==> design/flow/config.mk <==
export PLATFORM = sky130hd
export DESIGN_NAME = Viterbi
export DESIGN_NICKNAME = Viterbi
export VERILOG_FILES = /design/flow/design.v
export SDC_FILE = /design/flow/constraint.sdc
export NUM_CORES = 4
export LEC_CHECK = 0
export ABC_AREA = 1
export CAP_MARGIN = 20
export CORE_MARGIN = 2
export CORE_UTILIZATION = 72
export CTS_CLUSTER_DIAMETER = 255
export PLACE_DENSITY_LB_ADDON = 0.06
export SLEW_MARGIN = 20
==> design/flow/constraint.sdc <==
create_clock -name core_clock -period 6.25 [get_ports {clock}]
set_input_delay 1.2500 -clock core_clock [delete_from_list [all_inputs] [get_ports {clock}]]
set_output_delay 1.2500 -clock core_clock [all_outputs]
set_load 0.01 [all_outputs]
==> design/flow/design.v <==
`timescale 1ns / 1ps
module BMU( HD1, HD2, HD3, HD4, HD5, HD6, HD7, HD8, HD9, HD10, HD11, HD12, HD13, HD14, HD15, HD16, Rx, len, clock, reset
    );
output  [1:0] HD1;
output  [1:0] HD2;
output  [1:0] HD3;
output  [1:0] HD4;
output  [1:0] HD5;
output  [1:0] HD6;
output  [1:0] HD7;
output  [1:0] HD8;
output  [1:0] HD9;
output  [1:0] HD10;
output  [1:0] HD11;
output  [1:0] HD12;
output  [1:0] HD13;
output  [1:0] HD14;
output  [1:0] HD15;
output  [1:0] HD16;
input [1:0] Rx;
input len;
input reset;
input clock;
   reg [1:0] 	 HD1;
   reg [1:0] 	 HD2;
   reg [1:0] 	 HD3;
   reg [1:0] 	 HD4;
   reg [1:0] 	 HD5;
   reg [1:0] 	 HD6;
   reg [1:0] 	 HD7;
   reg [1:0] 	 HD8;
   reg [1:0] 	 HD9;
   reg [1:0] 	 HD10;
   reg [1:0] 	 HD11;
   reg [1:0] 	 HD12;
   reg [1:0] 	 HD13;
   reg [1:0] 	 HD14;
   reg [1:0] 	 HD15;
   reg [1:0] 	 HD16; 
always@(posedge clock or posedge reset)
begin
if(reset)
begin
HD1<=0; HD9<=0;
HD2<=0; HD10<=0;
HD3<=0; HD11<=0;
HD4<=0; HD12<=0;
HD5<=0; HD13<=0;
HD6<=0; HD14<=0;
HD7<=0; HD15<=0;
HD8<=0; HD16<=0;
end
else if(len)
begin
case(Rx)
					2'b00: begin
                         HD1 <=2'b00; HD2 <=2'b10; HD3 <=2'b01; HD4 <=2'b01;
                         HD5 <=2'b10; HD6 <=2'b00; HD7 <=2'b01; HD8 <=2'b01;
                         HD9 <=2'b10; HD10<=2'b00; HD11<=2'b01; HD12<=2'b01;
                         HD13<=2'b00; HD14<=2'b10; HD15<=2'b01; HD16<=2'b01;
                      end
               2'b01: begin
                         HD1 <=2'b01; HD2 <=2'b01; HD3 <=2'b00; HD4 <=2'b10;
                         HD5 <=2'b01; HD6 <=2'b01; HD7 <=2'b10; HD8 <=2'b00;
                         HD9 <=2'b01; HD10<=2'b01; HD11<=2'b10; HD12<=2'b00;
                         HD13<=2'b01; HD14<=2'b01; HD15<=2'b00; HD16<=2'b10;
                      end
               2'b10: begin
                         HD1 <=2'b01; HD2 <=2'b01; HD3 <=2'b10; HD4 <=2'b00;
                         HD5 <=2'b01; HD6 <=2'b01; HD7 <=2'b00; HD8 <=2'b10;
                         HD9 <=2'b01; HD10<=2'b01; HD11<=2'b00; HD12<=2'b10;
                         HD13<=2'b01; HD14<=2'b01; HD15<=2'b10; HD16<=2'b00;
                      end
               2'b11: begin
                         HD1 <=2'b10; HD2 <=2'b00; HD3 <=2'b01; HD4 <=2'b01;
                         HD5 <=2'b00; HD6 <=2'b10; HD7 <=2'b01; HD8 <=2'b01;
                         HD9 <=2'b00; HD10<=2'b10; HD11<=2'b01; HD12<=2'b01;
                         HD13<=2'b10; HD14<=2'b00; HD15<=2'b01; HD16<=2'b01;
                      end
          endcase 
end
end
endmodule
`timescale 1ns / 1ps
module Add_Compare(acs_pm_survivor, acs_label, acs_pm_ina, HD_ina, acs_pm_inb, HD_inb, norm, aen, clock, reset
    );
output [3:0] acs_pm_survivor;
output acs_label;
input [3:0] acs_pm_ina;
input [3:0] acs_pm_inb;
input [1:0] HD_ina;
input [1:0] HD_inb;
input [3:0] norm;
input aen;
input clock;
input reset;
reg [3:0] acs_pm_survivor;
reg  acs_label; 
reg [3:0] suma;
reg [3:0] sumb;
wire [4:0] adda = (acs_pm_ina - norm) + HD_ina;
wire [4:0] addb = (acs_pm_inb - norm) + HD_inb;
always@(posedge clock or posedge reset)
begin
if(reset)
suma<=0;
else
begin
if(aen && adda[4])
suma<=4'b1111;
else if(aen)
suma<=adda[3:0];
end
end
always@(posedge clock or posedge reset)
begin
if(reset)
sumb<=0;
else if(aen && addb[4])
sumb<=4'b1111;
else if(aen)
sumb<=addb[3:0];
end
always@(suma or sumb)
begin
if(suma<=sumb)
begin
acs_pm_survivor=suma;
acs_label=1'b0;
end
else
begin
acs_pm_survivor=sumb;
acs_label=1'b1;
end
end
endmodule
`timescale 1ns / 1ps
module ACSU(acs0_pm_out, acs1_pm_out, acs2_pm_out, acs3_pm_out, 
                 acs4_pm_out, acs5_pm_out, acs6_pm_out, acs7_pm_out,
                 acs0_label,  acs1_label,  acs2_label,  acs3_label, 
                 acs4_label,  acs5_label,  acs6_label,  acs7_label,
                 acs0_pm_ina,  acs0_pm_inb, HD0_ina, HD0_inb,
                 acs1_pm_ina,  acs1_pm_inb, HD1_ina, HD1_inb,
                 acs2_pm_ina,  acs2_pm_inb, HD2_ina, HD2_inb,
                 acs3_pm_ina,  acs3_pm_inb, HD3_ina, HD3_inb,
                 acs4_pm_ina,  acs4_pm_inb, HD4_ina, HD4_inb,
                 acs5_pm_ina,  acs5_pm_inb, HD5_ina, HD5_inb,
                 acs6_pm_ina,  acs6_pm_inb, HD6_ina, HD6_inb,
                 acs7_pm_ina,  acs7_pm_inb, HD7_ina, HD7_inb,
                 norm, aen, clock, reset
                );
   output [3:0] acs0_pm_out;
   output [3:0] acs1_pm_out;
   output [3:0] acs2_pm_out;
   output [3:0] acs3_pm_out;
   output [3:0] acs4_pm_out;
   output [3:0] acs5_pm_out;
   output [3:0] acs6_pm_out;
   output [3:0] acs7_pm_out;
   output  acs0_label;
   output  acs1_label;
   output  acs2_label;
   output  acs3_label;
   output  acs4_label;
   output  acs5_label;
   output  acs6_label;
   output  acs7_label;
   input [3:0]  acs0_pm_ina;
   input [3:0]  acs1_pm_ina;
   input [3:0]  acs2_pm_ina;
   input [3:0]  acs3_pm_ina;
   input [3:0]  acs4_pm_ina;
   input [3:0]  acs5_pm_ina;
   input [3:0]  acs6_pm_ina;
   input [3:0]  acs7_pm_ina;
   input [3:0]  acs0_pm_inb;
   input [3:0]  acs1_pm_inb;
   input [3:0]  acs2_pm_inb;
   input [3:0]  acs3_pm_inb;
   input [3:0]  acs4_pm_inb;
   input [3:0]  acs5_pm_inb;
   input [3:0]  acs6_pm_inb;
   input [3:0]  acs7_pm_inb;
   input [1:0] 	   HD0_ina;
   input [1:0] 	   HD1_ina;
   input [1:0] 	   HD2_ina;
   input [1:0] 	   HD3_ina;
   input [1:0] 	   HD4_ina;
   input [1:0] 	   HD5_ina;
   input [1:0] 	   HD6_ina;
   input [1:0] 	   HD7_ina;
   input [1:0] 	   HD0_inb;
   input [1:0] 	   HD1_inb;
   input [1:0] 	   HD2_inb;
   input [1:0] 	   HD3_inb;
   input [1:0] 	   HD4_inb;
   input [1:0] 	   HD5_inb;
   input [1:0] 	   HD6_inb;
   input [1:0] 	   HD7_inb;   
   input [3:0] norm;
   input aen;
   input clock;
   input reset;
Add_Compare DUT0 (.acs_pm_survivor(acs0_pm_out), 
               .acs_label(acs0_label),
               .acs_pm_ina(acs0_pm_ina), 
               .HD_ina(HD0_ina), 
               .acs_pm_inb(acs0_pm_inb), 
               .HD_inb(HD0_inb),
               .norm(norm),
               .aen(aen),
               .clock(clock),
               .reset(reset)
              );
Add_Compare DUT1 (.acs_pm_survivor(acs1_pm_out),
               .acs_label(acs1_label), 
               .acs_pm_ina(acs1_pm_ina), 
               .HD_ina(HD1_ina), 
               .acs_pm_inb(acs1_pm_inb), 
               .HD_inb(HD1_inb),
               .norm(norm),
               .aen(aen),
               .clock(clock),
               .reset(reset)
              );
Add_Compare DUT2 (.acs_pm_survivor(acs2_pm_out), 
               .acs_label(acs2_label),
               .acs_pm_ina(acs2_pm_ina), 
               .HD_ina(HD2_ina),
               .acs_pm_inb(acs2_pm_inb), 
               .HD_inb(HD2_inb),
               .norm(norm),
               .aen(aen),
               .clock(clock),
               .reset(reset)
              );
Add_Compare DUT3 (.acs_pm_survivor(acs3_pm_out), 
               .acs_label(acs3_label),
               .acs_pm_ina(acs3_pm_ina), 
               .HD_ina(HD3_ina),
               .acs_pm_inb(acs3_pm_inb), 
               .HD_inb(HD3_inb),
               .norm(norm),
               .aen(aen),
               .clock(clock),
               .reset(reset)
              );
Add_Compare DUT4 (.acs_pm_survivor(acs4_pm_out), 
               .acs_label(acs4_label),
               .acs_pm_ina(acs4_pm_ina), 
               .HD_ina(HD4_ina),
               .acs_pm_inb(acs4_pm_inb), 
               .HD_inb(HD4_inb),
               .norm(norm),
               .aen(aen),
               .clock(clock),
               .reset(reset)
              );
Add_Compare DUT5 (.acs_pm_survivor(acs5_pm_out), 
               .acs_label(acs5_label),
               .acs_pm_ina(acs5_pm_ina), 
               .HD_ina(HD5_ina),
               .acs_pm_inb(acs5_pm_inb), 
               .HD_inb(HD5_inb),               
               .norm(norm),
               .aen(aen),
               .clock(clock),
               .reset(reset)
               );
Add_Compare DUT6 (.acs_pm_survivor(acs6_pm_out), 
               .acs_label(acs6_label),
               .acs_pm_ina(acs6_pm_ina), 
               .HD_ina(HD6_ina),
               .acs_pm_inb(acs6_pm_inb), 
               .HD_inb(HD6_inb),
               .norm(norm),
               .aen(aen),
               .clock(clock),
               .reset(reset)
              );
Add_Compare DUT7 (.acs_pm_survivor(acs7_pm_out), 
               .acs_label(acs7_label),
               .acs_pm_ina(acs7_pm_ina), 
               .HD_ina(HD7_ina),
               .acs_pm_inb(acs7_pm_inb), 
               .HD_inb(HD7_inb),
               .norm(norm),
               .aen(aen),
               .clock(clock),
               .reset(reset)
              );
endmodule 
`timescale 1ns / 1ps
module Decision( bstate, flag_metric, in0, in1, in2, in3, in4 ,in5, in6, in7);
output [2:0] bstate;
output [3:0] flag_metric;
input [3:0] in0;
input [3:0] in1;
input [3:0] in2;
input [3:0] in3;
input [3:0] in4;
input [3:0] in5;
input [3:0] in6;
input [3:0] in7;
reg [2:0] bstate;
reg [3:0] min01;
reg [3:0] min23;
reg [3:0] min45;
reg [3:0] min67;
reg [3:0] min0123;
reg [3:0] min4567;
reg [3:0] flag_metric; 
always@(*)
begin
if(in0<=in1)
min01=in0;
else
min01=in1;
if(in2<=in3)
min23=in2;
else
min23=in3;
if(in4<=in5)
min45=in4;
else
min45=in5;
if(in6<=in7)
min67=in6;
else
min67=in7;
if(min01<=min23)
min0123=min01;
else
min0123=min23;
if(min45<=min67)
min4567=min45;
else
min4567=min67;
if(min0123<=min4567)
flag_metric=min0123;
else
flag_metric=min4567;
end
always@(*)
begin
bstate=3'b000;
if(flag_metric==in0)
bstate=3'b000;
if(flag_metric==in1)
bstate=3'b001;
if(flag_metric==in2)
bstate=3'b010;
if(flag_metric==in3)
bstate=3'b011;
if(flag_metric==in4)
bstate=3'b100;
if(flag_metric==in5)
bstate=3'b101;
if(flag_metric==in6)
bstate=3'b110;
if(flag_metric==in7)
bstate=3'b111;
end
endmodule
module controlpath (Dx,  oen,  len, aen, 
                     A0_out, A1_out, A2_out, A3_out, A4_out, A5_out, A6_out, A7_out,
                     A0_in,  A1_in,  A2_in,  A3_in,  A4_in,  A5_in,  A6_in,  A7_in,
                     acs0_label,  acs1_label,  acs2_label,  acs3_label,  acs4_label,  acs5_label,  acs6_label,  acs7_label,
                     min_metric, seqrdy, reset, clock 
                    );
   output  Dx;
   output [3:0] min_metric;
   output           oen;
   output           len;
   output          aen;
   output [3:0] A0_out;
   output [3:0] A1_out;
   output [3:0] A2_out;
   output [3:0] A3_out;
   output [3:0] A4_out;
   output [3:0] A5_out;
   output [3:0] A6_out;
   output [3:0] A7_out;
   input [3:0] A0_in;
   input [3:0] A1_in;
   input [3:0] A2_in;
   input [3:0] A3_in;
   input [3:0] A4_in;
   input [3:0] A5_in;
   input [3:0] A6_in;
   input [3:0] A7_in;
   input   acs0_label;
   input   acs1_label;
   input   acs2_label;
   input   acs3_label;
   input   acs4_label;
   input   acs5_label;
   input   acs6_label;
   input   acs7_label;
   input 	  seqrdy;
   input 	  reset;
   input 	  clock;
   reg [14:0]   P0;
   reg [14:0]   P1;
   reg [14:0]   P2;
   reg [14:0]   P3;
   reg [14:0]   P4;
   reg [14:0]   P5;
   reg [14:0]   P6;
   reg [14:0]   P7;
   reg [3:0]   A0;
   reg [3:0]   A1;
   reg [3:0]   A2;
   reg [3:0]   A3;
   reg [3:0]   A4;
   reg [3:0]   A5;
   reg [3:0]   A6;
   reg [3:0]   A7;
   reg [3:0] 	  write_ptr;
   reg [3:0] 	  trace_ptr;
   reg [2:0] 	  tb_reg;
   reg 		   len;
   reg 		  aen;
   reg 		  wen;
   reg 		  ten;
   reg 		   oen;
   parameter [6:0] 
                   RESET           =7'b0000001,
                   calc_HD         =7'b0000010,
                   add_HD          =7'b0000100,
                   write_state     =7'b0001000,
                   beststate       =7'b0010000,
                   traceback       =7'b0100000,
						 output_DX       =7'b1000000;
   reg [6:0] next_state;
   wire [2:0] min_state;
   Decision UUT_TB (.bstate(min_state), .flag_metric(min_metric),
                         .in0(A0_out), .in1(A1_out), .in2(A2_out), .in3(A3_out), 
                         .in4(A4_out), .in5(A5_out), .in6(A6_out), .in7(A7_out));
   assign Dx = ( oen) ? tb_reg[0] : 1'b0;
   assign A0_out = (write_ptr>0) ? A0_in:A0;
   assign A1_out = (write_ptr>0) ? A1_in:A1;
   assign A2_out = (write_ptr>0) ? A2_in:A2;
   assign A3_out = (write_ptr>0) ? A3_in:A3;
   assign A4_out = (write_ptr>0) ? A4_in:A4;
   assign A5_out = (write_ptr>0) ? A5_in:A5;
   assign A6_out = (write_ptr>0) ? A6_in:A6;
   assign A7_out = (write_ptr>0) ? A7_in:A7;
   always @(posedge clock or posedge reset)
     begin
	if (reset)
	  begin
	     P0 <=0; P1 <=0; P2 <=0; P3 <=0; P4 <=0; P5 <=0; P6 <=0; P7 <=0;
	  end
	else
	  begin
             if (wen && write_ptr>0)
               begin
                  P0   <={acs0_label, P0[14:1]};									 
                  P1   <={acs1_label, P1[14:1]};									 
                  P2   <={acs2_label, P2[14:1]};
                  P3   <={acs3_label, P3[14:1]};
                  P4   <={acs4_label, P4[14:1]};
                  P5   <={acs5_label, P5[14:1]};
                  P6   <={acs6_label, P6[14:1]};
                  P7   <={acs7_label, P7[14:1]};		  
               end	  
      end
	  end
   always @(posedge clock or posedge reset)
     begin
	if (reset)
	  begin
	     A0 <=0;       A1 <=4'b1111; A2 <=4'b1111; A3 <=4'b1111; 
             A4 <=4'b1111; A5 <=4'b1111; A6 <=4'b1111; A7 <=4'b1111;
	  end
	else
	  begin
             if (wen)
               begin
                  A0 <=A0_in; A1 <=A1_in; A2 <=A2_in; A3 <=A3_in; 
                  A4 <=A4_in; A5 <=A5_in; A6 <=A6_in; A7 <=A7_in;
               end
	  end
     end
   always @(posedge clock or posedge reset)
     begin
	if (reset)
	  tb_reg <=0;
	else
	  begin
	     if (next_state==write_state)
	        tb_reg <=min_state;
	     else if (ten)
               begin
                  case (tb_reg)
                    3'b000 : tb_reg <={P0[trace_ptr],tb_reg[2:1]};
                    3'b001 : tb_reg <={P1[trace_ptr],tb_reg[2:1]};
                    3'b010 : tb_reg <={P2[trace_ptr],tb_reg[2:1]};
                    3'b011 : tb_reg <={P3[trace_ptr],tb_reg[2:1]};
                    3'b100 : tb_reg <={P4[trace_ptr],tb_reg[2:1]};
                    3'b101 : tb_reg <={P5[trace_ptr],tb_reg[2:1]};
                    3'b110 : tb_reg <={P6[trace_ptr],tb_reg[2:1]};
                    3'b111 : tb_reg <={P7[trace_ptr],tb_reg[2:1]};
                  endcase
	       end
	  end
     end
   always @ (posedge clock or posedge reset)
     begin
        if (reset)
          begin
              len <=0; aen <=0; wen <=0; ten <=0;  oen <=0;
	     write_ptr    <=0;
	     trace_ptr    <=0;
             next_state   <= RESET;
          end
        else
          begin
             case(next_state)
               RESET:      begin
		             if (seqrdy)
			       begin
                                   len <=0; aen <=0; wen <=0; ten <=0;  oen <=0;
                                  next_state <=calc_HD;
			       end
		             else
			       next_state <=RESET;
                           end  
               calc_HD:    begin
                               len <=1; aen <=0; wen <=0; ten <=0;  oen <=0;
                              next_state   <= add_HD;
                           end 
               add_HD:        begin
                             if (seqrdy)
                               begin
                               len <=0; aen <=1; wen <=0; ten <=0;  oen <=0;
                              next_state   <= write_state;
                               end
                             else
                              next_state   <= add_HD;
                           end 
               write_state: begin
                                 if (write_ptr < 14)
                                   begin
                                       len <=0; aen <=0; wen <=1; ten <=0;  oen <=0;
				      write_ptr <=write_ptr+1;
                                      next_state   <= calc_HD;
                                   end
                                else if (write_ptr == 14)
                                   begin
				       len <=0; aen <=0; wen <=1; ten <=0;  oen <=0;
				      write_ptr <=write_ptr+1;
                                      next_state   <= beststate;
			           end
                              end  
               beststate:    begin
                                  len <=0; aen <=0; wen <=0; ten <=0;  oen <=0;
		                 ;
		                 write_ptr    <=14;
		  		 trace_ptr    <=14;
                                 next_state   <= traceback;
                              end 
               traceback:     begin
                                 if (trace_ptr >1)
                                   begin
                                       len <=0; aen <=0; wen <=0; ten <=1;  oen <=0;
		                      trace_ptr    <=trace_ptr-1; 
                                      next_state   <= traceback;
                                   end	    
                                 else if (trace_ptr == 1) 
                                   begin
                                       len <=0; aen <=0; wen <=0; ten <=0;  oen <=0;
                                      next_state   <= output_DX;
	                           end
                              end 
               output_DX:     begin
                                       len <=0; aen <=0; wen <=0; ten <=0;  oen <=1;
                                      next_state   <= calc_HD;
                end 
	    endcase 
	 end 
   end 
endmodule
`timescale 1ns / 1ps
module Viterbi(Dx, Rx, oen, rxrdy, clock, seqrdy,reset
    );
output Dx;
output oen;
output rxrdy;
input [1:0] Rx;
input seqrdy;
input reset;
input clock;
wire[3:0] A0_out;
wire[3:0] A1_out;
wire[3:0] A2_out;
wire[3:0] A3_out;
wire[3:0] A4_out;
wire[3:0] A5_out;
wire[3:0] A6_out;
wire[3:0] A7_out;
 wire [3:0] acs0_pm_out;
 wire [3:0] acs1_pm_out;
 wire [3:0] acs2_pm_out;
 wire [3:0] acs3_pm_out;
 wire [3:0] acs4_pm_out;
 wire [3:0] acs5_pm_out;   
 wire [3:0] acs6_pm_out;   
 wire [3:0] acs7_pm_out;
wire acs0_label;
wire acs1_label;
wire acs2_label;
wire acs3_label;
wire acs4_label;
wire acs5_label;
wire acs6_label;
wire acs7_label;
wire len;
wire aen;
wire [3:0] min_metric;
assign rxrdy = len;
wire [1:0] HD1;	wire [1:0] HD9;
wire [1:0] HD2;	wire [1:0] HD10;
wire [1:0] HD3;   wire [1:0] HD11;
wire [1:0] HD4;	wire [1:0] HD12;
wire [1:0] HD5;	wire [1:0] HD13;
wire [1:0] HD6;	wire [1:0] HD14;
wire [1:0] HD7;	wire [1:0] HD15;
wire [1:0] HD8;	wire [1:0] HD16;
BMU U1(.HD1(HD1), .HD2(HD2), .HD3(HD3), .HD4(HD4), .HD5(HD5), .HD6(HD6), .HD7(HD7), .HD8(HD8), .HD9(HD9), .HD10(HD10), .HD11(HD11), .HD12(HD12), .HD13(HD13), .HD14(HD14), .HD15(HD15), .HD16(HD16), .Rx(Rx), .len(len & seqrdy), .clock(clock), .reset(reset)
);
ACSU U2(.acs0_pm_out(acs0_pm_out), .acs1_pm_out(acs1_pm_out), 
              .acs2_pm_out(acs2_pm_out), .acs3_pm_out(acs3_pm_out), 
              .acs4_pm_out(acs4_pm_out), .acs5_pm_out(acs5_pm_out), 
              .acs6_pm_out(acs6_pm_out), .acs7_pm_out(acs7_pm_out),
              .acs0_label(acs0_label),   .acs1_label(acs1_label), 
              .acs2_label(acs2_label),   .acs3_label(acs3_label), 
              .acs4_label(acs4_label),   .acs5_label(acs5_label), 
              .acs6_label(acs6_label),   .acs7_label(acs7_label),
              .acs0_pm_ina(A0_out),  .acs0_pm_inb(A4_out), .HD0_ina(HD1), .HD0_inb(HD9),
              .acs1_pm_ina(A0_out),  .acs1_pm_inb(A4_out), .HD1_ina(HD2), .HD1_inb(HD10),
              .acs2_pm_ina(A1_out),  .acs2_pm_inb(A5_out), .HD2_ina(HD3), .HD2_inb(HD11),
              .acs3_pm_ina(A1_out),  .acs3_pm_inb(A5_out), .HD3_ina(HD4), .HD3_inb(HD12),
              .acs4_pm_ina(A2_out),  .acs4_pm_inb(A6_out), .HD4_ina(HD5), .HD4_inb(HD13),
              .acs5_pm_ina(A2_out),  .acs5_pm_inb(A6_out), .HD5_ina(HD6), .HD5_inb(HD14),
              .acs6_pm_ina(A3_out),  .acs6_pm_inb(A7_out), .HD6_ina(HD7), .HD6_inb(HD15),
              .acs7_pm_ina(A3_out),  .acs7_pm_inb(A7_out), .HD7_ina(HD8), .HD7_inb(HD16),
	      .norm(min_metric), .aen(aen), .reset(reset), .clock(clock)
              );
				 controlpath U3(.Dx(Dx), .oen(oen), .len(len), .aen(aen), 
                 .A0_out(A0_out), .A1_out(A1_out), .A2_out(A2_out), .A3_out(A3_out), 
                 .A4_out(A4_out), .A5_out(A5_out), .A6_out(A6_out), .A7_out(A7_out),
                 .A0_in(acs0_pm_out), .A1_in(acs1_pm_out), .A2_in(acs2_pm_out), .A3_in(acs3_pm_out),  
                 .A4_in(acs4_pm_out), .A5_in(acs5_pm_out), .A6_in(acs6_pm_out), .A7_in(acs7_pm_out),
                 .acs0_label(acs0_label), .acs1_label(acs1_label), .acs2_label(acs2_label), .acs3_label(acs3_label), 
                 .acs4_label(acs4_label), .acs5_label(acs5_label), .acs6_label(acs6_label), .acs7_label(acs7_label),
                 .min_metric(min_metric), .seqrdy(seqrdy), .reset(reset), .clock(clock)
                );
endmodule
==> design/flow/run.sh <==
#!/bin/bash
# the make line also repeats each setting of config.mk as NAME=value (left out here)
make -C /OpenROAD-flow-scripts/flow DESIGN_CONFIG=/design/flow/config.mk WORK_HOME=/design/flow/orfs CLKGATE_MAP_FILE= finish
==> out/metrics.cfg, run 1 <==
[floorplan]
rows=54
die-height_um=153
die_x_um=153
core_area_mm2=0.0218
die_area_mm2=0.0234
initCoreUtil=0.732
ios=8

[yosys]
synth_area_mm2=0.0160
yosysCellCount=2022
mux_area_frac=0.0113
yosys.cell_count.top_type=nand2_1
simple_gate_share=0.217
topCombFamilyByArea=simple AND/OR/NAND/NOR gates
synth.distinct_cells=52
synth_adder_area_share=0.123
synth-xor-area-share=0.0146
synth-edff-count=0
syn_avg_cell_area_um2=7.90
synth.yosys.chip_area_mm2=0.0160
synth.top_cells.by_count=nand2_1 (509), inv_1 (297), o21ai_0 (222)
synthArstFlopShare=1.00
synth-seq-cells=245
yosysTopAreaCell=dfrtp_1
yosys.area.top_type_share=0.339
yosysWarnings=4
ys_sh_aoi=0.160
synth_nets=2169
synthCells=2022
synth.area.top_cells=dfrtp_1 (34%), nand2_1 (12%), ha_1 (9.2%)
synth_seq_share=0.386
ff_type=dfrtp_1

[placement]
dp_slack_ns=-0.663
gp_congestion=0.938
port_buffers=7
place_area_mm2=0.0177
dpl.hpwl_um=31100

[grt]
gr-total-overflow=2385
grtUsageTotal=1.05

[clock_tree]
clock_path_buffers=3
clock_sinks=245
htree_levels=1
cts-root-buf=clkbuf_16
numCtsBuffers=26

[outcome]
error=[ERROR GRT-0232] Routing congestion too high. Check the congestion heatmap in the GUI.
status=stopped before the end
haltStage=global routing

## what timing repair did
| action | 4_1_cts |
|---|---|
| hold buffers | 0 |
| setup buffers | 86 |
| pin swaps | 90 |
| hold endpoints to repair | 0 |
| setup endpoints to repair | 67 |
| resized | 228 |
## metrics by stage
step	hold WS [ns]	instances
global placement	0.439	2446
CTS	0.459	2580
floorplan	0.428	2022
detailed placement	0.457	2446
## per-layer routing
| metal | overflow | track usage |
|---|---|---|
| met1 | 13 | 0.931 |
| met2 | 1813 | 1.37 |
| met3 | 19 | 0.821 |
| met4 | 538 | 1.18 |
| met5 | 2 | 0.398 |
==> inputs of run 2 (changes only) <==
Settings changed: ABC_AREA 1 to default, CORE_ASPECT_RATIO from default to 1.18, CTS_CLUSTER_DIAMETER 255 to 348, CTS_CLUSTER_SIZE from default to 57, MAX_ROUTING_LAYER from default to met4, PLACE_DENSITY from default to 0.66, PLACE_DENSITY_LB_ADDON 0.06 to default, SETUP_SLACK_MARGIN from default to -0.36, SLEW_MARGIN 20 to 10.
Clock period 6.25 ns to 5.29 ns, I/O delays scaled along.
==> run 2 against run 1 <==
Against the previous run:
- area after synthesis up 3.5%
- synthesized cell count down 19%
- the run again fails in global routing
- die area up 3.4%
==> out/metrics.cfg, run 2 <==
[placement]
dpl.hpwl_um=38600
port_buffers=7
gp_congestion=1.04
dp_slack_ns=-2.69

[yosys]
ff_type=dfrtp_1
ys_sh_aoi=0.142
yosysTopAreaCell=dfrtp_1
synth-xor-area-share=0.0348
yosys.cell_count.top_type=dfrtp_1
simple_gate_share=0.113
synth-edff-count=0
synth.distinct_cells=75
synth_area_mm2=0.0165
yosys.area.top_type_share=0.327
synth_nets=1789
topCombFamilyByArea=multiplexers
synth_adder_area_share=0.122
yosysCellCount=1642
synthArstFlopShare=1.00
synthCells=1642
synth_seq_share=0.373
synth.area.top_cells=dfrtp_1 (33%), mux2_2 (9.2%), ha_1 (8.9%)
syn_avg_cell_area_um2=10.1
synth.top_cells.by_count=dfrtp_1 (216), nor2_1 (175), mux2_2 (135)
mux_area_frac=0.167
yosysWarnings=4
synth-seq-cells=245
synth.yosys.chip_area_mm2=0.0165

[clock_tree]
clock_path_buffers=3
hold_buffers=0
cts-root-buf=clkbuf_16
htree_levels=1
numCtsBuffers=8
clock_sinks=245

[outcome]
error=[ERROR GRT-0116] Global routing finished with congestion. Check the congestion regions in the DRC Viewer.
haltStage=global routing
status=stopped before the end

[grt]
grtUsageTotal=0.722
gr-total-overflow=5

[floorplan]
rows=60
ios=8
die-height_um=169
die_area_mm2=0.0242
die_x_um=143
initCoreUtil=0.729
core_area_mm2=0.0227

==> run 2: routing by layer <==
metal | track usage | GRT overflow
met4 | 0.672 | 1
met3 | 0.504 | 2
met2 | 0.896 | 2
met1 | 0.731 | 0
met5 | - | -
==> run 2: stage by stage <==
step	utilization	hold slack, ns	instance area, um2	cells
floorplan	-	0.428	17200	1642
global placement	0.880	0.444	19900	2229
detailed placement	0.880	0.449	19900	2229
CTS	0.948	0.494	21500	2292
==> run 2: repair_timing <==
action	4_1_cts
buffers inserted	54
resized	193
setup endpoints to repair	67
pin swaps	110
==> inputs of run 3 (changes only) <==
Settings changed: CELL_PAD_IN_SITES_DETAIL_PLACEMENT from default to 1, CORE_ASPECT_RATIO 1.18 to default, CORE_UTILIZATION 72 to 20, CTS_CLUSTER_DIAMETER 348 to default, CTS_CLUSTER_SIZE 57 to 53, GPL_ROUTABILITY_DRIVEN from default to 0, MAX_ROUTING_LAYER met4 to default, MIN_ROUTING_LAYER from default to met1, PLACE_DENSITY 0.66 to default, PLACE_DENSITY_LB_ADDON from default to 0.17, SETUP_SLACK_MARGIN -0.36 to 2.76, SLEW_MARGIN 10 to 20, TNS_END_PERCENT from default to 40.
Clock period 5.29 ns to 11.5 ns, I/O delays scaled along.
==> run 3 against run 2 <==
Against the previous run:
- the run now finishes clean
- die area went up to 3.5 times the previous value
- synthesized cell count stayed put
- area after synthesis stayed put
==> out/metrics.cfg, run 3 <==
[routing]
drt_first_pass_iters=5
vias=12600
drtIter0Drc=545
drt-wirelength-per-cell_um=18.6
drc=0
ant_nets=0
antenna_cells=0
via_per_inst=4.56
routed_wl_um=51200

[clock_tree]
clock_sinks=245
cts-root-buf=clkbuf_16
clock_path_buffers=3
htree_levels=1
hold_buffers=0
tritoncts=yes
numCtsBuffers=30
clk_pin_slew_ns=0.06
clkLatencyLatePin_ns=0.60

[floorplan]
die-height_um=291
die_area_mm2=0.0849
rows=105
core_area_mm2=0.0820
ios=8
die_x_um=291
initCoreUtil=0.201

[yosys]
yosys.cell_count.top_type=dfrtp_1
mux_area_frac=0.167
synth-edff-count=0
yosys.area.top_type_share=0.327
ff_type=dfrtp_1
ys_sh_aoi=0.142
synth_seq_share=0.373
syn_avg_cell_area_um2=10.1
topCombFamilyByArea=multiplexers
simple_gate_share=0.113
synth_adder_area_share=0.122
synth-xor-area-share=0.0348
synth.area.top_cells=dfrtp_1 (33%), mux2_2 (9.2%), ha_1 (8.9%)
synth-seq-cells=245
synth_area_mm2=0.0165
synth.distinct_cells=75
synth.yosys.chip_area_mm2=0.0165
synthCells=1642
synth_nets=1789
yosysWarnings=4
synth.top_cells.by_count=dfrtp_1 (216), nor2_1 (175), mux2_2 (135)
yosysCellCount=1642
synthArstFlopShare=1.00
yosysTopAreaCell=dfrtp_1

[sta]
period_minus_slack_ns=8.53
finalHoldViolCount=0
finalClockPeriodUsage=0.741
setup_slack_ns=2.97
clock.fmax_mhz=117
tns_ns=0
rsz0062_at_grt=false
slew_violations=0
worstMarginPinSlew_ns=1.04
slew_headroom=0.310
final.setup_skew_ns=0.0181
setup_violations=0

[worst_setup_path]
r2r_setup_slack_ns=2.97
start_kind=flop
r2r_cells=35
cp-end-kind=flop
worst_path_most_repeated_cell=ha_1
crit_buf_inv=3
r2r_end=U2.DUT3.suma[3]
worstPathRequired_ns=12.01
rr_startpoint=U2.DUT3.suma[2]
startpoint=U2.DUT3.suma[2]
slowest_delay_ns=0.52
criticalPathCategory=flop to flop
worstPathMaxFanout=6
cp_data_arrival_time_ns=9.04
endpoint=U2.DUT3.suma[3]
cp.depth=35
crit_family=AND-OR/OR-AND gates
critPathSlowestCell=a21oi_1

[min_path]
min_path_type=flop to flop
hold_start=U3.next_state[6]
hold_depth=2
holdPathEnd=U3.next_state[5]

[cells_and_area]
nets=1810
num-fill-cells=9370
final_core_util=0.240
ff_latch_area_mm2=0.00617
area_delta_synth_final_pct=19.3
logic_area_mm2=0.0101

[grt]
grt_pass1_wl_um=80300
grtUsageTotal=0.118
gr-total-overflow=0
grt_pass1_vias=13300
antenna_found_initial=0
grt_max_degree=168

[placement]
dp_slack_ns=1.21
dpl.hpwl_um=36500
port_buffers=7

[outcome]
status=complete, no violations

[run]
warnings=36
maxCapViolCount=0

[run 3: repair_timing]
item / 4_1_cts / 5_1_grt
gates cloned: 0 / 1
setup buffers: 17 / 28
pin swaps: 8 / 27
endpoints found under the setup margin: 67 / 65
gates resized: 60 / 80
[run 3: layer usage]
metal  routed length, um  vias up  global-route usage
met1               24200     6466               0.162
met3                1410       58              0.0147
met4                1060        0              0.0187
li1                    -     5929                   -
met5                   0        -                   0
met2               24600      131               0.202
[run 3: per-stage QoR]
stage / area (um2) / cells / hold WS, ns
after floorplan: 16500 / 1642 / 0.428
after global placement: 17800 / 2655 / 0.474
after detailed placement: 17800 / 2655 / 0.465
after CTS: 19100 / 2728 / 0.482
after global routing: 19700 / 2757 / 0.508
final: 19700 / 2757 / 0.477
[run 3: area by class of cell]
class	count	share of cell area
Multi-Input combinational cell	1195	0.515
Sequential cell	245	0.313
Tap cell	1070	0.0680
Clock buffer	46	0.0462
Timing Repair Buffer	65	0.0271
Inverter	126	0.0250
Clock inverter	10	0.00540
==> inputs of run 4 (changes only) <==
Settings changed: ABC_AREA from default to 1, CELL_PAD_IN_SITES_DETAIL_PLACEMENT 1 to default, CORE_ASPECT_RATIO from default to 0.99, CORE_UTILIZATION 20 to 72, CTS_CLUSTER_DIAMETER from default to 348, CTS_CLUSTER_SIZE 53 to 57, GPL_ROUTABILITY_DRIVEN 0 to default, MAX_ROUTING_LAYER from default to met4, MIN_ROUTING_LAYER met1 to default, PLACE_DENSITY_LB_ADDON 0.17 to default, SETUP_SLACK_MARGIN 2.76 to default, SLEW_MARGIN 20 to 10, TNS_END_PERCENT 40 to default.
Clock period 11.5 ns to 5.95 ns, I/O delays scaled along.
==> run 4 against run 3 <==
Against the previous run:
- the run now fails in global routing
- area after synthesis down 3.3%
- synthesized cell count up 23%
- die area down 72%
==> out/metrics.cfg, run 4 <==
[floorplan]
core_area_mm2=0.0219
die_x_um=154
ios=8
rows=54
initCoreUtil=0.729
die_area_mm2=0.0234
die-height_um=152

[clock_tree]
hold_buffers=0
cts-root-buf=clkbuf_16
htree_levels=1
clock_path_buffers=3
numCtsBuffers=8
clock_sinks=245

[yosys]
synthArstFlopShare=1.00
ff_type=dfrtp_1
synth_nets=2169
synthCells=2022
yosysWarnings=4
synth-edff-count=0
synth.top_cells.by_count=nand2_1 (509), inv_1 (297), o21ai_0 (222)
topCombFamilyByArea=simple AND/OR/NAND/NOR gates
mux_area_frac=0.0113
synth-xor-area-share=0.0146
synth.area.top_cells=dfrtp_1 (34%), nand2_1 (12%), ha_1 (9.2%)
synth_area_mm2=0.0160
synth.yosys.chip_area_mm2=0.0160
yosys.area.top_type_share=0.339
yosysTopAreaCell=dfrtp_1
simple_gate_share=0.217
synth_seq_share=0.386
synth.distinct_cells=52
syn_avg_cell_area_um2=7.90
synth-seq-cells=245
ys_sh_aoi=0.160
yosysCellCount=2022
synth_adder_area_share=0.123
yosys.cell_count.top_type=nand2_1

[outcome]
error=[ERROR GRT-0232] Routing congestion too high. Check the congestion heatmap in the GUI.
status=stopped before the end
haltStage=global routing

[placement]
port_buffers=7
dp_slack_ns=-0.773
dpl.hpwl_um=31900
gp_congestion=0.936
place_inst=2476

[grt]
grtUsageTotal=0.777
gr-total-overflow=54

-- run 4: routing by layer --
| metal | track usage | GRT overflow |
|---|---|---|
| met5 | - | - |
| met2 | 0.943 | 26 |
| met1 | 0.776 | 0 |
| met4 | 0.765 | 22 |
| met3 | 0.564 | 6 |
-- run 4: metrics by stage --
step / hold slack [ns] / cell area [um2]
2_1_floorplan: 0.428 / 16100
4_1_cts: 0.505 / 19700
3_5_place_dp: 0.473 / 18100
3_3_place_gp: 0.450 / 18100
-- run 4: repair_timing --
item	in CTS
resized	250
endpoints found under the setup margin	67
gates cloned	1
buffers inserted	62
pin swaps	99
==> inputs of run 5 (changes only) <==
Settings changed: CORE_ASPECT_RATIO 0.99 to default, CTS_CLUSTER_DIAMETER 348 to default, CTS_CLUSTER_SIZE 57 to 83, HOLD_SLACK_MARGIN from default to -0.09, MAX_ROUTING_LAYER met4 to default, PLACE_DENSITY_LB_ADDON from default to 0.27, SETUP_SLACK_MARGIN from default to -0.53, SLEW_MARGIN 10 to 20.
Clock period 5.95 ns to 6.25 ns, I/O delays scaled along.
==> run 5 against run 4 <==
Against the previous run:
- synthesized cell count stayed put
- die area hardly changed
- the run again fails in global routing
- area after synthesis stayed put
==> out/metrics.cfg, run 5 <==
[yosys]
synth-edff-count=0
topCombFamilyByArea=simple AND/OR/NAND/NOR gates
synth_seq_share=0.386
mux_area_frac=0.0113
synth.top_cells.by_count=nand2_1 (509), inv_1 (297), o21ai_0 (222)
simple_gate_share=0.217
synth_area_mm2=0.0160
ys_sh_aoi=0.160
yosysCellCount=2022
ff_type=dfrtp_1
syn_avg_cell_area_um2=7.90
yosysWarnings=4
synth.distinct_cells=52
yosys.area.top_type_share=0.339
synth.yosys.chip_area_mm2=0.0160
yosys.cell_count.top_type=nand2_1
yosysTopAreaCell=dfrtp_1
synth_adder_area_share=0.123
synth.area.top_cells=dfrtp_1 (34%), nand2_1 (12%), ha_1 (9.2%)
synth-xor-area-share=0.0146
synthArstFlopShare=1.00
synthCells=2022
synth-seq-cells=245
synth_nets=2169

[placement]
place_inst=2452
place_area_mm2=0.0177
gp_congestion=0.935
port_buffers=7
dpl.hpwl_um=31000
dp_slack_ns=-0.721

[clock_tree]
clock_sinks=245
hold_buffers=0
clock_path_buffers=3
cts-root-buf=clkbuf_16
numCtsBuffers=27
htree_levels=1

[outcome]
status=stopped before the end
haltStage=global routing

[floorplan]
core_area_mm2=0.0218
die_area_mm2=0.0234
initCoreUtil=0.732
rows=54
die_x_um=153
ios=8
die-height_um=153

[run 5: timing repair]
item	CTS
buffers inserted	11
resized	48
endpoints found under the setup margin	66
pin swaps	11
==> inputs of run 6 (changes only) <==
Settings changed: ABC_AREA 1 to default, CORE_UTILIZATION 72 to 40, CTS_CLUSTER_SIZE 83 to default, HOLD_SLACK_MARGIN -0.09 to default, PLACE_DENSITY_LB_ADDON 0.27 to default, SETUP_SLACK_MARGIN -0.53 to default.
Clock period 6.25 ns to 7.97 ns, I/O delays scaled along.
==> run 6 against run 5 <==
Against the previous run:
- the run now finishes clean
- synthesized cell count shrank 19%
- area after synthesis rose by 3.5%
- die area grew 84%
==> out/metrics.cfg, run 6 <==
[clock_tree]
cts-root-buf=clkbuf_16
clock_sinks=245
clk_pin_slew_ns=0.06
tritoncts=yes
hold_buffers=0
clkLatencyLatePin_ns=0.59
htree_levels=1
clock_path_buffers=3
numCtsBuffers=30

[worst_setup_path]
rr_startpoint=U2.DUT6.sumb[1]
cp-end-kind=flop
cp_data_arrival_time_ns=8.34
worstPathMaxFanout=5
startpoint=U2.DUT6.sumb[1]
worst_path_most_repeated_cell=a21oi_2
r2r_setup_slack_ns=0.12
critPathSlowestCell=fa_1
slowest_delay_ns=0.58
r2r_cells=38
r2r_end=U2.DUT3.suma[3]
crit_family=adder cells
endpoint=U2.DUT3.suma[3]
criticalPathCategory=flop to flop
start_kind=flop
crit_buf_inv=8
cp.depth=38
worstPathRequired_ns=8.47

[yosys]
ff_type=dfrtp_1
synth.distinct_cells=75
ys_sh_aoi=0.142
simple_gate_share=0.113
syn_avg_cell_area_um2=10.1
yosysTopAreaCell=dfrtp_1
synth_nets=1789
synth-seq-cells=245
yosys.cell_count.top_type=dfrtp_1
synth_seq_share=0.373
synthArstFlopShare=1.00
synth_area_mm2=0.0165
yosysWarnings=4
synth-xor-area-share=0.0348
yosys.area.top_type_share=0.327
synth.yosys.chip_area_mm2=0.0165
synth_adder_area_share=0.122
topCombFamilyByArea=multiplexers
synth.top_cells.by_count=dfrtp_1 (216), nor2_1 (175), mux2_2 (135)
mux_area_frac=0.167
synth-edff-count=0
synthCells=1642
yosysCellCount=1642
synth.area.top_cells=dfrtp_1 (33%), mux2_2 (9.2%), ha_1 (8.9%)

[floorplan]
die-height_um=207
rows=74
core_area_mm2=0.0408
die_area_mm2=0.0429
die_x_um=207
initCoreUtil=0.405
ios=8

[routing]
routed_wl_um=42700
ant_nets=0
drtIter0Drc=729
antenna_cells=0
via_per_inst=5.52
drt_first_pass_iters=5
vias=13000
drc=0
drt-wirelength-per-cell_um=18.1

[cells_and_area]
area_delta_synth_final_pct=22.7
fin_cells=2364
nets=1959

[min_path]
hold_start=U3.A6[0]
hold_depth=2
min_path_type=flop to flop
holdPathEnd=U3.A6[0]

[sta]
final.setup_skew_ns=0.0150
finalClockPeriodUsage=0.984
setup_violations=0
worstMarginPinSlew_ns=0.961
worst_hold_slack_ns=0.485
finalHoldViolCount=0
period_minus_slack_ns=7.85
rsz0062_at_grt=true
slew_headroom=0.359
slew_violations=0
clock.fmax_mhz=127

[placement]
place_inst=2282
gp_congestion=0.915
dpl.hpwl_um=30700
port_buffers=7

[grt]
antenna_found_initial=0
grt_max_degree=78
grt_pass1_wl_um=67900
gr-total-overflow=0
grtUsageTotal=0.193
grt_pass1_vias=12800

[run]
maxCapViolCount=0
warnings=34

[outcome]
status=complete, no violations

==> run 6: area by class of cell <==
cell class | count | area, um2
Clock inverter | 7 | 120
Inverter | 126 | 479
Tap cell | 532 | 666
Multi-Input combinational cell | 1194 | 10300
Clock buffer | 45 | 887
Fill cell | 3679 | 20600
Timing Repair Buffer | 215 | 1680
Sequential cell | 245 | 6170
==> run 6: metal layers <==
layer | global-route usage | routed length (um)
met5 | 0 | 0
met1 | 0.270 | 19900
met2 | 0.310 | 19800
met4 | 0.0539 | 1090
met3 | 0.0300 | 1970
==> run 6: metrics by stage <==
stage	setup WS (ns)	utilization	cell area, um2	setup TNS [ns]
2_1_floorplan	-0.0147	-	16600	-0.0207
3_3_place_gp	-0.101	0.449	18300	-0.297
4_1_cts	0.00829	0.477	19500	0
6_report	0.125	0.497	20300	0
3_5_place_dp	-0.190	0.449	18300	-3.38
5_1_grt	-0.185	0.497	20300	-3.77
==> run 6: timing repair <==
| item | 4_1_cts | 5_1_grt |
|---|---|---|
| gates resized | 27 | 132 |
| gates cloned | 0 | 0 |
| pin swaps | 8 | 68 |
| buffers inserted | 4 | 26 |
| endpoints found under the setup margin | 39 | 65 |
==> inputs of run 7 (changes only) <==
Settings changed: CORE_UTILIZATION 40 to 53, SETUP_SLACK_MARGIN from default to 1.79.
Clock period 7.97 ns to 6.44 ns, I/O delays scaled along.
==> run 7 against run 6 <==
Against the previous run:
- now fails the layout checks on setup timing
- sequential cell count is the same
- count of clock-buffer cells in the layout shrank 2
- die area shrank 24%
- core utilization grew 24 points
- setup slack lost 1.4 ns
- global-route usage grew 8.5 points
- hold slack gained 0.0013 ns
- register-to-register slack lost 1.4 ns
- via count grew 5.2%
- design area grew 11%
- largest cell class unchanged
==> out/metrics.cfg, run 7 <==
[yosys]
ff_type=dfrtp_1
synthArstFlopShare=1.00
synth-edff-count=0
ys_sh_aoi=0.142
synth_area_mm2=0.0165
yosys.cell_count.top_type=dfrtp_1
syn_avg_cell_area_um2=10.1
yosysTopAreaCell=dfrtp_1
synth_adder_area_share=0.122
yosysWarnings=4
synth.distinct_cells=75
synth_seq_share=0.373
synth.yosys.chip_area_mm2=0.0165
yosysCellCount=1642
topCombFamilyByArea=multiplexers
synth_nets=1789
simple_gate_share=0.113
yosys.area.top_type_share=0.327
synth-seq-cells=245
synth-xor-area-share=0.0348
synth.area.top_cells=dfrtp_1 (33%), mux2_2 (9.2%), ha_1 (8.9%)
mux_area_frac=0.167
synthCells=1642
synth.top_cells.by_count=dfrtp_1 (216), nor2_1 (175), mux2_2 (135)

[floorplan]
die_x_um=181
core_area_mm2=0.0307
die-height_um=181
die_area_mm2=0.0326
rows=64
ios=8
initCoreUtil=0.539

[clock_tree]
clk_pin_slew_ns=0.06
clkLatencyLatePin_ns=0.57
numCtsBuffers=28
htree_levels=1
clock_path_buffers=3
tritoncts=yes
clock_sinks=245
cts-root-buf=clkbuf_16

[worst_setup_path]
rr_startpoint=U2.DUT4.sumb[2]
r2r_end=U2.DUT1.suma[3]
cp-end-kind=flop
crit_buf_inv=7
start_kind=flop
cp.depth=36
worst_path_most_repeated_cell=a21oi_2
cp_data_arrival_time_ns=8.10
r2r_setup_slack_ns=-1.24
critPathSlowestCell=a2111oi_0
startpoint=U2.DUT4.sumb[2]
endpoint=U2.DUT1.suma[3]
worstPathRequired_ns=6.86
criticalPathCategory=flop to flop
slowest_delay_ns=0.54
r2r_cells=36
crit_family=AND-OR/OR-AND gates
worstPathMaxFanout=7

[placement]
dp_slack_ns=-1.35
dpl.hpwl_um=33100
port_buffers=7
gp_congestion=0.920

[outcome]
violations=setup timing
status=complete, but fails checks

[cells_and_area]
ff_latch_area_mm2=0.00617
logic_area_mm2=0.0112
nets=2142
area_delta_synth_final_pct=36.2
num-fill-cells=2202

[routing]
drtIter0Drc=607
drc=0
ant_nets=0
drt-wirelength-per-cell_um=18.9
drt_first_pass_iters=6
vias=13700
antenna_cells=0
via_per_inst=5.69
routed_wl_um=45700

[grt]
antenna_found_initial=0
grtUsageTotal=0.277
gr-total-overflow=0
grt_max_degree=91
grt_pass1_vias=14000
grt_pass1_wl_um=73300

[min_path]
hold_depth=2
holdPathEnd=U3.A6[0]
min_path_type=flop to flop
hold_start=U3.A6[0]

[sta]
setup_violations=67
period_minus_slack_ns=7.68
final.setup_skew_ns=0.0153
slew_violations=0
slew_headroom=0.344
clock.fmax_mhz=130
tns_ns=-70.02
finalClockPeriodUsage=1.19
rsz0062_at_grt=true
worstMarginPinSlew_ns=0.984
setup_slack_ns=-1.24
finalHoldViolCount=0

[run]
maxCapViolCount=0
warnings=35

-- run 7: final cells by class --
cell class | instances | area share
repair buffers | 400 | 0.141
flip-flops and latches | 245 | 0.274
clock buffers | 43 | 0.0377
multi-input cells | 1194 | 0.498
clock inverters | 9 | 0.00450
inverters | 126 | 0.0221
well taps | 396 | 0.0220
-- run 7: layer usage --
metal	vias to the layer above	share of wire	global-route usage	wire (um)
met5	-	0	0	0
met4	0	0.023	0.0606	1050
met3	75	0.035	0.0342	1610
met2	269	0.51	0.501	23200
met1	6773	0.43	0.356	19800
li1	6610	-	-	-
-- run 7: timing repair --
| action | CTS | global route |
|---|---|---|
| gates cloned | 0 | 0 |
| pin swaps | 110 | 67 |
| hold buffers | 0 | 0 |
| endpoints found under the hold margin | 0 | 0 |
| endpoints found under the setup margin | 67 | 67 |
| resized | 140 | 97 |
| buffers inserted | 29 | 18 |
-- run 7: metrics by stage --
step / cells / util / cell area [um2] / hold WS, ns
floorplan: 1642 / - / 17200 / 0.428
global placement: 2314 / 0.653 / 20000 / 0.454
detailed placement: 2314 / 0.653 / 20000 / 0.467
CTS: 2395 / 0.711 / 21800 / 0.489
global route: 2413 / 0.734 / 22500 / 0.501
finish: 2413 / 0.734 / 22500 / 0.487
==> inputs of run 8 (changes only) <==
Settings changed: ABC_AREA from default to 1, CORE_UTILIZATION 53 to 72, CTS_CLUSTER_DIAMETER from default to 255, CTS_CLUSTER_SIZE from default to 25, PLACE_DENSITY_LB_ADDON from default to 0.2, SETUP_SLACK_MARGIN 1.79 to default.
Clock period 6.44 ns to 6.77 ns, I/O delays scaled along.
==> run 8 against run 7 <==
Against the previous run:
- still fails the layout checks on setup timing
- critical path depth up 8
- first-iteration DRC count grew to 2.6 times the previous value
- wire length increased by 4.1%
- maximum frequency is 5.1% higher
- global-route usage is 6.9 points higher
- largest cell class unchanged
==> out/metrics.cfg, run 8 <==
[outcome]
status=complete, but fails checks
violations=setup timing

[sta]
rsz0062_at_grt=true
finalHoldViolCount=0
period_minus_slack_ns=7.31
clock.fmax_mhz=137
tns_ns=-17.93
slew_violations=0
finalClockPeriodUsage=1.08
worstMarginPinSlew_ns=1.09
setup_violations=67
worst_hold_slack_ns=0.491
slew_headroom=0.267
final.setup_skew_ns=0.0282
setup_slack_ns=-0.537

[worst_setup_path]
r2r_setup_slack_ns=-0.54
critPathSlowestCell=ha_1
rr_startpoint=U2.DUT3.sumb[1]
start_kind=flop
startpoint=U2.DUT3.sumb[1]
worstPathMaxFanout=8
worst_path_most_repeated_cell=nand2_1
cp_data_arrival_time_ns=7.70
r2r_cells=44
slowest_delay_ns=0.39
criticalPathCategory=flop to flop
r2r_end=U3.tb_reg[0]
endpoint=U3.tb_reg[0]
worstPathRequired_ns=7.16
crit_buf_inv=9
crit_family=simple AND/OR/NAND/NOR gates
cp.depth=44
cp-end-kind=flop

[routing]
via_per_inst=6.31
wl_met2_um=22900
drt_first_pass_iters=8
antenna_cells=0
met3WireLength_um=3980
ant_nets=0
drt-wirelength-per-cell_um=19.9
vias=15100
drt-met1-wl_um=17300
top_layer=met5
drc=0
drtIter0Drc=1551
routed_wl_um=47600

[yosys]
synth_seq_share=0.386
synthArstFlopShare=1.00
synth.yosys.chip_area_mm2=0.0160
yosysWarnings=4
synth-xor-area-share=0.0146
yosys.area.top_type_share=0.339
synth_adder_area_share=0.123
synth.top_cells.by_count=nand2_1 (509), inv_1 (297), o21ai_0 (222)
ys_sh_aoi=0.160
topCombFamilyByArea=simple AND/OR/NAND/NOR gates
yosysTopAreaCell=dfrtp_1
synth_nets=2169
synth.area.top_cells=dfrtp_1 (34%), nand2_1 (12%), ha_1 (9.2%)
syn_avg_cell_area_um2=7.90
synth-seq-cells=245
synth_area_mm2=0.0160
simple_gate_share=0.217
mux_area_frac=0.0113
yosys.cell_count.top_type=nand2_1
ff_type=dfrtp_1
synth.distinct_cells=52
synthCells=2022
yosysCellCount=2022
synth-edff-count=0

[grt]
grt_pass1_vias=13800
grt_pass1_wl_um=66700
antenna_found_initial=1
grtUsageTotal=0.346
grt_max_degree=226
gr-total-overflow=0

[floorplan]
die_x_um=153
die_area_mm2=0.0234
core_area_mm2=0.0218
ios=8
die-height_um=153
initCoreUtil=0.732
rows=54

[min_path]
holdPathEnd=U3.P6[12]
min_path_type=flop to flop
hold_start=U3.P6[12]
hold_depth=2

[cells_and_area]
num-fill-cells=1173
ff_latch_area_mm2=0.00617
final_core_util=0.853
fin_cells=2388
nets=2248
logic_area_mm2=0.00958
area_delta_synth_final_pct=16.6
postLayoutCellArea_mm2=0.0186

[placement]
dp_slack_ns=-0.555
gp_congestion=0.931
port_buffers=7
dpl.hpwl_um=28700
place_area_mm2=0.0166
place_inst=2301

[run]
warnings=37
maxCapViolCount=0

[clock_tree]
clk_pin_slew_ns=0.10
clkLatencyLatePin_ns=0.51
clock_sinks=245
numCtsBuffers=13
hold_buffers=0
tritoncts=yes
clock_path_buffers=3
cts-root-buf=clkbuf_16
htree_levels=1

## run 8: metal layers
metal	track usage	vias up
met1	0.435	7074
met2	0.601	926
met3	0.0369	301
met4	0.168	2
li1	-	6774
met5	0	-
## run 8: repair_timing
item	4_1_cts	5_1_grt
resized	60	240
pin swaps	14	73
setup endpoints to repair	65	67
setup buffers	11	50
cloned	1	3
## run 8: cell type report
cell class,instances,share of cell area
clock buffer,20,0.0189
clock inverter,2,0.000806
inverter,313,0.0638
multi-input combinational,1410,0.514
sequential,245,0.331
tap,280,0.0188
timing repair buffer,118,0.0520
==> inputs of run 9 (changes only) <==
Settings changed: ABC_AREA 1 to default, CORE_UTILIZATION 72 to 58, CTS_CLUSTER_DIAMETER 255 to default, CTS_CLUSTER_SIZE 25 to default, PLACE_DENSITY_LB_ADDON 0.2 to default, TNS_END_PERCENT from default to 5.
Clock period 6.77 ns to 6.51 ns, I/O delays scaled along.
==> run 9 against run 8 <==
Against the previous run:
- still fails the layout checks on setup timing
- setup slack worse by 0.80 ns
- first-iteration DRC count decreased by 38%
- critical path depth is 8 lower
- global-route usage is 4.6 points lower
- count of clock-buffer cells in the layout up 27
- register-to-register slack got worse by 0.80 ns
- area after synthesis grew 3.5%
- sequential cell count is the same
- highest routed layer is now met4
- design area up 15%
- wire length fell by 5.4%
- via count down 9.3%
==> out/metrics.cfg, run 9 <==
[worst_setup_path]
slowest_delay_ns=0.52
cp.depth=36
startpoint=U2.DUT4.sumb[3]
start_kind=flop
critPathSlowestCell=a2111oi_0
crit_buf_inv=5
criticalPathCategory=flop to flop
crit_family=AND-OR/OR-AND gates
r2r_cells=36
rr_startpoint=U2.DUT4.sumb[3]
endpoint=U2.DUT1.suma[3]
r2r_setup_slack_ns=-1.34
r2r_end=U2.DUT1.suma[3]
worstPathMaxFanout=5
worstPathRequired_ns=6.94
cp-end-kind=flop
cp_data_arrival_time_ns=8.28

[sta]
period_minus_slack_ns=7.85
setup_slack_ns=-1.34
clock.fmax_mhz=127
rsz0062_at_grt=true
slew_violations=0
final.setup_skew_ns=0.0211
slew_headroom=0.353
finalClockPeriodUsage=1.21
finalHoldViolCount=0
worstMarginPinSlew_ns=0.964
setup_violations=67

[placement]
dpl.hpwl_um=32500
place_inst=2275
gp_congestion=0.914
port_buffers=7

[grt]
gr-total-overflow=0
grtUsageTotal=0.300
grt_max_degree=93
grt_pass1_wl_um=72700
antenna_found_initial=1
grt_pass1_vias=13900

[clock_tree]
tritoncts=yes
clock_sinks=245
clk_pin_slew_ns=0.06
clock_path_buffers=3
numCtsBuffers=28
cts-root-buf=clkbuf_16
htree_levels=1
clkLatencyLatePin_ns=0.56
hold_buffers=0

[yosys]
topCombFamilyByArea=multiplexers
yosysTopAreaCell=dfrtp_1
synthArstFlopShare=1.00
synth_adder_area_share=0.122
simple_gate_share=0.113
synth.distinct_cells=75
synth_seq_share=0.373
synth.area.top_cells=dfrtp_1 (33%), mux2_2 (9.2%), ha_1 (8.9%)
yosysWarnings=4
synth-edff-count=0
yosys.cell_count.top_type=dfrtp_1
synth.yosys.chip_area_mm2=0.0165
synth.top_cells.by_count=dfrtp_1 (216), nor2_1 (175), mux2_2 (135)
syn_avg_cell_area_um2=10.1
synth-xor-area-share=0.0348
mux_area_frac=0.167
synthCells=1642
synth-seq-cells=245
ys_sh_aoi=0.142
yosysCellCount=1642
yosys.area.top_type_share=0.327
ff_type=dfrtp_1
synth_area_mm2=0.0165
synth_nets=1789

[routing]
ant_nets=0
via_per_inst=5.79
drtIter0Drc=957
vias=13700
drt-wirelength-per-cell_um=19.1
drt_first_pass_iters=7
drc=0
routed_wl_um=45000

[run]
maxCapViolCount=0
warnings=37

[outcome]
status=complete, but fails checks
violations=setup timing

[floorplan]
rows=61
ios=8
die_area_mm2=0.0298
initCoreUtil=0.591
core_area_mm2=0.0279
die-height_um=173
die_x_um=173

[cells_and_area]
area_delta_synth_final_pct=29.9
fin_cells=2359
num-fill-cells=1936
final_core_util=0.768
nets=2105

[min_path]
holdPathEnd=U3.A7[3]
hold_start=U3.A7[3]
min_path_type=flop to flop
hold_depth=2

## run 9: cell type report
class	count	area (um2)	share of cell area
Clock buffer	47	802	0.0374
Antenna cell	1	2.50	0.000117
Tap cell	378	473	0.0220
Multi-Input combinational cell	1194	10600	0.492
Clock inverter	5	128	0.00595
Timing Repair Buffer	363	2830	0.132
Inverter	126	484	0.0226
Sequential cell	245	6170	0.288
## run 9: stage by stage
step	hold WS, ns	setup TNS, ns	worst slack (ns)	area [um2]
finish	0.489	-75.65	-1.34	21500
global route	0.501	-95.26	-1.62	21500
CTS	0.490	-72.49	-1.25	21000
detailed placement	0.470	-86.07	-1.47	19600
global placement	0.462	-77.35	-1.28	19600
floorplan	0.428	-40.13	-0.885	17000
## run 9: what timing repair did
item,4_1_cts,5_1_grt
endpoints found under the setup margin,67,67
gates resized,65,87
buffers inserted,22,9
endpoints found under the hold margin,0,0
pin swaps,49,30
## run 9: per-layer routing
metal  up-vias  GRT usage  part of all wire
met5         -          0                 0
met1      6740      0.403              0.44
li1       6514          -                 -
met3        86     0.0394             0.044
met4         0     0.0823             0.029
met2       329      0.515              0.48
==> inputs of run 10 (changes only) <==
Settings changed: CAP_MARGIN 20 to 0, CORE_MARGIN 2 to 4, CORE_UTILIZATION 58 to 51, CTS_CLUSTER_SIZE from default to 24, GPL_ROUTABILITY_DRIVEN from default to 1, HOLD_SLACK_MARGIN from default to 0.26, PLACE_DENSITY_LB_ADDON from default to 0.03, TNS_END_PERCENT 5 to default.
Clock period 6.51 ns to 8.68 ns, I/O delays scaled along.
==> run 10 against run 9 <==
Against the previous run:
- now clean on timing, DRC and antenna
- cell count shrank 12%
- hold slack lost 0.010 ns
- wire length shrank 8.1%
- largest cell class unchanged
- design area shrank 14%
- die area grew 18%
- first-iteration DRC count shrank 33%
- maximum frequency shrank 6.2%
- highest routed layer unchanged
- non-clock buffer count shrank 299
- setup slack gained 1.7 ns
- core utilization shrank 19 points
- critical path type unchanged
==> out/metrics.cfg, run 10 <==
[worst_setup_path]
cp_data_arrival_time_ns=8.86
r2r_end=U2.DUT3.suma[3]
endpoint=U2.DUT3.suma[3]
rr_startpoint=U2.DUT4.sumb[2]
cp-end-kind=flop
cp.depth=39
worstPathRequired_ns=9.17
critPathSlowestCell=fa_1
r2r_setup_slack_ns=0.32
startpoint=U2.DUT4.sumb[2]
r2r_cells=39
start_kind=flop
crit_family=adder cells
worstPathMaxFanout=7
slowest_delay_ns=0.55
criticalPathCategory=flop to flop
crit_buf_inv=5

[sta]
slew_headroom=0.319
setup_slack_ns=0.315
clock.fmax_mhz=120
slew_violations=0
worstMarginPinSlew_ns=1.02
period_minus_slack_ns=8.36
finalHoldViolCount=0
finalClockPeriodUsage=0.964
setup_violations=0
final.setup_skew_ns=0.0217

[yosys]
synth-edff-count=0
synth.distinct_cells=75
yosys.area.top_type_share=0.327
synth_seq_share=0.373
topCombFamilyByArea=multiplexers
synthArstFlopShare=1.00
synthCells=1642
yosysTopAreaCell=dfrtp_1
ys_sh_aoi=0.142
yosys.cell_count.top_type=dfrtp_1
synth.yosys.chip_area_mm2=0.0165
yosysCellCount=1642
simple_gate_share=0.113
synth-seq-cells=245
synth_adder_area_share=0.122
synth.top_cells.by_count=dfrtp_1 (216), nor2_1 (175), mux2_2 (135)
yosysWarnings=4
mux_area_frac=0.167
synth.area.top_cells=dfrtp_1 (33%), mux2_2 (9.2%), ha_1 (8.9%)
synth-xor-area-share=0.0348
synth_area_mm2=0.0165
syn_avg_cell_area_um2=10.1
synth_nets=1789
ff_type=dfrtp_1

[grt]
grt_max_degree=179
grt_use_met1=0.308
met3_usage=0.0285
use_met2=0.394
grt_pass1_wl_um=66500
antenna_found_initial=0
gr-total-overflow=0
grtUsageTotal=0.231
gr-max-usage-layer=met2
grt_pass1_vias=12400

[floorplan]
rows=65
die_area_mm2=0.0353
initCoreUtil=0.521
die_x_um=188
core_area_mm2=0.0317
ios=8
die-height_um=188

[run]
warnings=34
maxCapViolCount=0

[placement]
port_buffers=7
dp_slack_ns=0.0910
place_area_mm2=0.0172
gp_congestion=0.917
dpl.hpwl_um=30000

[routing]
drc=0
routed_wl_um=41400
drtIter0Drc=641
via_per_inst=5.90
drt-wirelength-per-cell_um=19.9
vias=12300
drt_first_pass_iters=5
ant_nets=0
antenna_cells=0

[min_path]
hold_start=U3.next_state[6]
holdPathEnd=U3.next_state[5]
min_path_type=flop to flop
hold_depth=2

[clock_tree]
tritoncts=yes
cts-root-buf=clkbuf_16
htree_levels=1
clk_pin_slew_ns=0.06
clkLatencyLatePin_ns=0.58
clock_sinks=245
numCtsBuffers=28
clock_path_buffers=3

[cells_and_area]
final_core_util=0.580
nets=1806
postLayoutCellArea_mm2=0.0184
area_delta_synth_final_pct=11.5

[outcome]
status=complete, no violations

[run 10: repair_timing]
action / 4_1_cts / 5_1_grt
setup endpoints to repair: 0 / 65
hold buffers: 0 / 0
buffers inserted: 0 / 11
resized: 0 / 57
[run 10: area by class of cell]
class                   instances  area (um2)
clock buffers                  44         821
clock inverters                 8        92.6
well taps                     402         503
multi-input cells            1194        9820
inverters                     126         480
fillers                      2807       13300
flip-flops and latches        245        6170
repair buffers                 64         523
[run 10: per-layer routing]
layer	vias to the layer above	routed length, um
li1	5947	-
met3	93	1310
met2	213	20100
met4	0	1630
met5	-	0
met1	6044	18300
[run 10: metrics by stage]
stage,cells,TNS [ns],hold slack (ns)
2_1_floorplan,1642,0,0.428
3_3_place_gp,2020,0,0.452
3_5_place_dp,2020,0,0.477
4_1_cts,2072,0,0.478
5_1_grt,2083,-1.55,0.489
6_report,2083,0,0.479
